==> run a <==
==> flow/design.v (excerpt) <==
module cpu(clk, rst, imem_addr, imem_data, dmem_addr, dmem_wdata, dmem_we, dmem_re, dmem_rdata);
make LEC_CHECK=0 ABC_AREA=0 CAP_MARGIN=15 CORE_ASPECT_RATIO=0.68 CORE_MARGIN=2 CORE_UTILIZATION=70 CTS_CLUSTER_SIZE=62 MAX_ROUTING_LAYER=met5 PLACE_DENSITY=0.64 SLEW_MARGIN=20 TNS_END_PERCENT=70 finish   # period 7.25 ns
run.sh (not shown) runs the stock make flow with config.mk's settings and CLKGATE_MAP_FILE=.
==> run b: changes against run a <==
ABC_AREA = 1   (was 0)
CAP_MARGIN = 30   (was 15)
CELL_PAD_IN_SITES_GLOBAL_PLACEMENT = 3   (was unset)
CORE_ASPECT_RATIO = 1.85   (was 0.68)
CORE_UTILIZATION = 45   (was 70)
CTS_CLUSTER_DIAMETER = 206   (was unset)
CTS_CLUSTER_SIZE = 10   (was 62)
MAX_ROUTING_LAYER = unset   (was met5)
PLACE_DENSITY = unset   (was 0.64)
TNS_END_PERCENT = 90   (was 70)
==> flow/constraint.sdc (replaced) <==
create_clock -name core_clock -period 14.4 [get_ports {clk}]
set_input_delay 2.8800 -clock core_clock [delete_from_list [all_inputs] [get_ports {clk}]]
set_output_delay 2.8800 -clock core_clock [all_outputs]
set_load 0.01 [all_outputs]
==> run c: changes against run a <==
ABC_AREA = 1   (was 0)
CAP_MARGIN = 20   (was 15)
CORE_ASPECT_RATIO = unset   (was 0.68)
CORE_UTILIZATION = 57   (was 70)
CTS_CLUSTER_SIZE = unset   (was 62)
MAX_ROUTING_LAYER = unset   (was met5)
PLACE_DENSITY = 0.6   (was 0.64)
TNS_END_PERCENT = unset   (was 70)
==> flow/constraint.sdc (replaced) <==
create_clock -name core_clock -period 9.25 [get_ports {clk}]
set_input_delay 1.8500 -clock core_clock [delete_from_list [all_inputs] [get_ports {clk}]]
set_output_delay 1.8500 -clock core_clock [all_outputs]
set_load 0.01 [all_outputs]
==> impl_metrics.tcl <==
# collected from the flow reports
set metrics [dict create \
    status "finished with violations" \
    so_faults "setup timing" \
    setup_slack_ns -0.0576 \
    ioPinCount 112 \
    clock_latency_ns 0.76 \
    setup_violations 1 \
    drv_cap 0 \
]
Source of the figures above: run a

==> impl_metrics.tcl <==
# flow metrics
set metrics [dict create \
    stop_stage "global placement without I/O (3_1_place_gp_skip_io)" \
    logic_family "AND-OR/OR-AND gates" \
    top_cells_by_count "inv_1, nand3_1, a21oi_1" \
    synthAdderAreaFrac_pct 3.04 \
    error_line "[ERROR GPL-0301] Utilization 115.781 % exceeds 100%." \
    status "stopped before the end" \
    syn-num-nets 11000 \
    yosysUniqueCellTypes 62 \
]
Source of the figures above: run b

==> impl_metrics.tcl <==
# collected from the flow reports
set metrics [dict create \
    status "timing/DRC/antenna clean" \
    drv_cap 0 \
    ioPinCount 112 \
    setup_slack_ns 0.297 \
    clock_latency_ns 0.77 \
    setup_violations 0 \
]
Source of the figures above: run c


========
==> run A <==
cpu again, from the RTL that the note above started with.
==> flow/config.mk <==
export PLATFORM = sky130hd
export DESIGN_NAME = cpu
export DESIGN_NICKNAME = cpu
export VERILOG_FILES = /design/flow/design.v
export SDC_FILE = /design/flow/constraint.sdc
export NUM_CORES = 4
export LEC_CHECK = 0
export CAP_MARGIN = 20
export CORE_MARGIN = 2
export CORE_UTILIZATION = 66
export MAX_ROUTING_LAYER = met4
export PLACE_DENSITY = 0.6
export SLEW_MARGIN = 20
==> flow/constraint.sdc <==
create_clock -name core_clock -period 9.69 [get_ports {clk}]
set_input_delay 1.9380 -clock core_clock [delete_from_list [all_inputs] [get_ports {clk}]]
set_output_delay 1.9380 -clock core_clock [all_outputs]
set_load 0.01 [all_outputs]
==> run P (differences from run A) <==
- CORE_UTILIZATION: 66 -> 63
==> flow/constraint.sdc (replaced) <==
create_clock -name core_clock -period 8.33 [get_ports {clk}]
set_input_delay 1.6660 -clock core_clock [delete_from_list [all_inputs] [get_ports {clk}]]
set_output_delay 1.6660 -clock core_clock [all_outputs]
set_load 0.01 [all_outputs]
==> run Z (differences from run A) <==
- CORE_UTILIZATION: 66 -> 72
- CTS_CLUSTER_DIAMETER: not set -> 354
- CTS_CLUSTER_SIZE: not set -> 94
- MAX_ROUTING_LAYER: met4 -> not set
- PLACE_DENSITY: 0.6 -> 0.38
- TNS_END_PERCENT: not set -> 10
==> flow/constraint.sdc (replaced) <==
create_clock -name core_clock -period 6.06 [get_ports {clk}]
set_input_delay 1.2120 -clock core_clock [delete_from_list [all_inputs] [get_ports {clk}]]
set_output_delay 1.2120 -clock core_clock [all_outputs]
set_load 0.01 [all_outputs]
==> impl_metrics.env <==
# source this file to load flow results
export IMPL_status="timing/DRC/antenna clean"
export IMPL_power_frac_seq=0.420
export IMPL_clkPwrFrac=0.399
export IMPL_buffers=400
export IMPL_timing_fmax_ghz=0.106
export IMPL_hpwlAfterDp_mm=150
export IMPL_drv_slew=0
export IMPL_met3WireLength_mm=36.8
export IMPL_wl_met1_mm=81.3
export IMPL_routabilityCongestion=1.08
export IMPL_grt_pass1_wl_mm=328
export IMPL_worstPathArrival_ps=7460
export IMPL_hp_start="in2.reg1.memory[7][10]"
export IMPL_critical_path_top_delay_family="AND-OR/OR-AND gates"
export IMPL_switching_share=0.300
export IMPL_sh_seq_area=0.313
export IMPL_dpl_cell_area_um2=60500
export IMPL_drcViolationCount=0
That was run A.
==> impl_metrics.env <==
# source this file to load flow results
export IMPL_io_buffer_count=111
export IMPL_hpwlAfterDp_mm=158
export IMPL_routabilityCongestion=1.11
export IMPL_timing_fmax_ghz=0.121
export IMPL_dpl_cell_area_um2=62700
export IMPL_n_antenna_cell=7
export IMPL_finalCritPeriodShare=0.990
export IMPL_critical_path_top_delay_family="buffers and inverters"
export IMPL_status="timing/DRC/antenna clean"
export IMPL_clkPwrFrac=0.409
export IMPL_hp_start="in2.reg1.memory[6][10]"
export IMPL_switching_share=0.297
export IMPL_maxCapViolCount=0
export IMPL_drcViolationCount=0
export IMPL_sh_seq_area=0.300
export IMPL_grt_pass1_wl_mm=337
export IMPL_use_met3=0.171
export IMPL_buffers=669
That was run P.
==> impl_metrics.env <==
# implementation run metrics
export IMPL_stop_stage="global routing"
export IMPL_most_common_cell="dfxtp_1"
export IMPL_dp_slack_ps=-1800
export IMPL_simple_gate_share=0.117
export IMPL_dpl_cell_area_um2=66000
export IMPL_synth_area_mux_share=0.227
export IMPL_die_y_um=289
export IMPL_ys_area_um2=58400
export IMPL_postSynthSeqShare=0.343
export IMPL_status="did not finish"
export IMPL_die_w_um=289
export IMPL_synthCells=6189
export IMPL_routabilityCongestion=1.09
export IMPL_core_area_um2=80400
export IMPL_ys_warnings_count=13
export IMPL_top_area_cell="dfxtp_1"
export IMPL_hpwlAfterDp_mm=171
export IMPL_cts_root_buffer="clkbuf_16"
export IMPL_dp_cells=7592
That was run Z.

========
==> inputs of 03-14 <==
Starting RTL as in the previous note.
clock: 6.14 ns
lec_check: 0
abc_area: 0
cap_margin: 15
core_aspect_ratio: 1.03
core_margin: 2
core_utilization: 72
max_routing_layer: met4
place_density: 0.62
setup_slack_margin: -0.4
slew_margin: 20
tns_end_percent: 70
==> inputs of 02-07, as changes to 03-14 <==
ABC_AREA = not set   (was 0)
CAP_MARGIN = 20   (was 15)
CORE_ASPECT_RATIO = not set   (was 1.03)
CORE_UTILIZATION = 68   (was 72)
MAX_ROUTING_LAYER = not set   (was met4)
PLACE_DENSITY = not set   (was 0.62)
SETUP_SLACK_MARGIN = -0.44   (was -0.4)
TNS_END_PERCENT = not set   (was 70)
==> flow/constraint.sdc (replaced) <==
create_clock -name core_clock -period 6.81 [get_ports {clk}]
set_input_delay 1.3620 -clock core_clock [delete_from_list [all_inputs] [get_ports {clk}]]
set_output_delay 1.3620 -clock core_clock [all_outputs]
set_load 0.01 [all_outputs]
==> inputs of 08-17, as changes to 03-14 <==
ABC_AREA = 1   (was 0)
CAP_MARGIN = 30   (was 15)
CELL_PAD_IN_SITES_GLOBAL_PLACEMENT = 3   (was not set)
CORE_ASPECT_RATIO = 0.63   (was 1.03)
CORE_MARGIN = 8   (was 2)
CORE_UTILIZATION = 45   (was 72)
CTS_CLUSTER_DIAMETER = 315   (was not set)
CTS_CLUSTER_SIZE = 19   (was not set)
GPL_ROUTABILITY_DRIVEN = 0   (was not set)
GPL_TIMING_DRIVEN = 0   (was not set)
PLACE_DENSITY = not set   (was 0.62)
SETUP_SLACK_MARGIN = not set   (was -0.4)
SLEW_MARGIN = 30   (was 20)
TNS_END_PERCENT = 90   (was 70)
==> flow/constraint.sdc (replaced) <==
create_clock -name core_clock -period 11.9 [get_ports {clk}]
set_input_delay 2.3800 -clock core_clock [delete_from_list [all_inputs] [get_ports {clk}]]
set_output_delay 2.3800 -clock core_clock [all_outputs]
set_load 0.01 [all_outputs]
==> results <==
03-14 failed in global routing (5_1_grt). 02-07 completed and failed the layout checks on setup timing. 08-17 stopped in global placement without I/O (3_1_place_gp_skip_io).
In synthesized cell count, 03-14 and 02-07 do not differ.
In 08-17 the area after synthesis is higher than in 02-07, by 14%.
Between 03-14 and 02-07, the lower die size is in 03-14 (gap about 5.5%, measured against 02-07).
==> figures <==
Result of the run: 02-07 failed layout checks; 03-14 aborted with a tool error; 08-17 aborted with a tool error
Stage where the flow stopped: 02-07 -; 03-14 global routing (5_1_grt); 08-17 global placement without I/O (3_1_place_gp_skip_io)
Reasons for failing layout checks: 02-07 setup timing; 03-14 -; 08-17 -
Count of input and output buffers: 02-07 111; 03-14 111; 08-17 -
Post-synth area from yosys stat: 02-07 58400 um^2; 03-14 58400 um^2; 08-17 66600 um^2
Half-perimeter wire length after placement: 02-07 167000 um; 03-14 168000 um; 08-17 -
Adder share: 02-07 3.47%; 03-14 3.47%; 08-17 3.04%
Global placement routability congestion: 02-07 1.08; 03-14 1.14; 08-17 -
Placement-stage cell area: 02-07 65800 um^2; 03-14 65900 um^2; 08-17 -
Number of unique standard cell types used by synthesis: 02-07 106; 03-14 106; 08-17 62
Boundary pin count: 02-07 112; 03-14 112; 08-17 -
Dpl cells: 02-07 7684; 03-14 7620; 08-17 -
Mux share of post-synthesis cell area: 02-07 22.7%; 03-14 22.7%; 08-17 0.0150%
TritonCTS buffer count: 02-07 99; 03-14 100; 08-17 -
Post-synthesis area per instance: 02-07 9.43 um^2; 03-14 9.43 um^2; 08-17 6.20 um^2
Number of H-tree branching levels: 02-07 3; 03-14 3; 08-17 -
Most frequent cell after synthesis: 02-07 sky130_fd_sc_hd__dfxtp_1; 03-14 sky130_fd_sc_hd__dfxtp_1; 08-17 sky130_fd_sc_hd__inv_1
Fraction of synthesized cell area taken by the top area cell type: 02-07 34.3%; 03-14 34.3%; 08-17 30.0%
Maximum clock path buffer count: 02-07 3; 03-14 3; 08-17 -
Total nets after synthesis: 02-07 6407; 03-14 6407; 08-17 11000
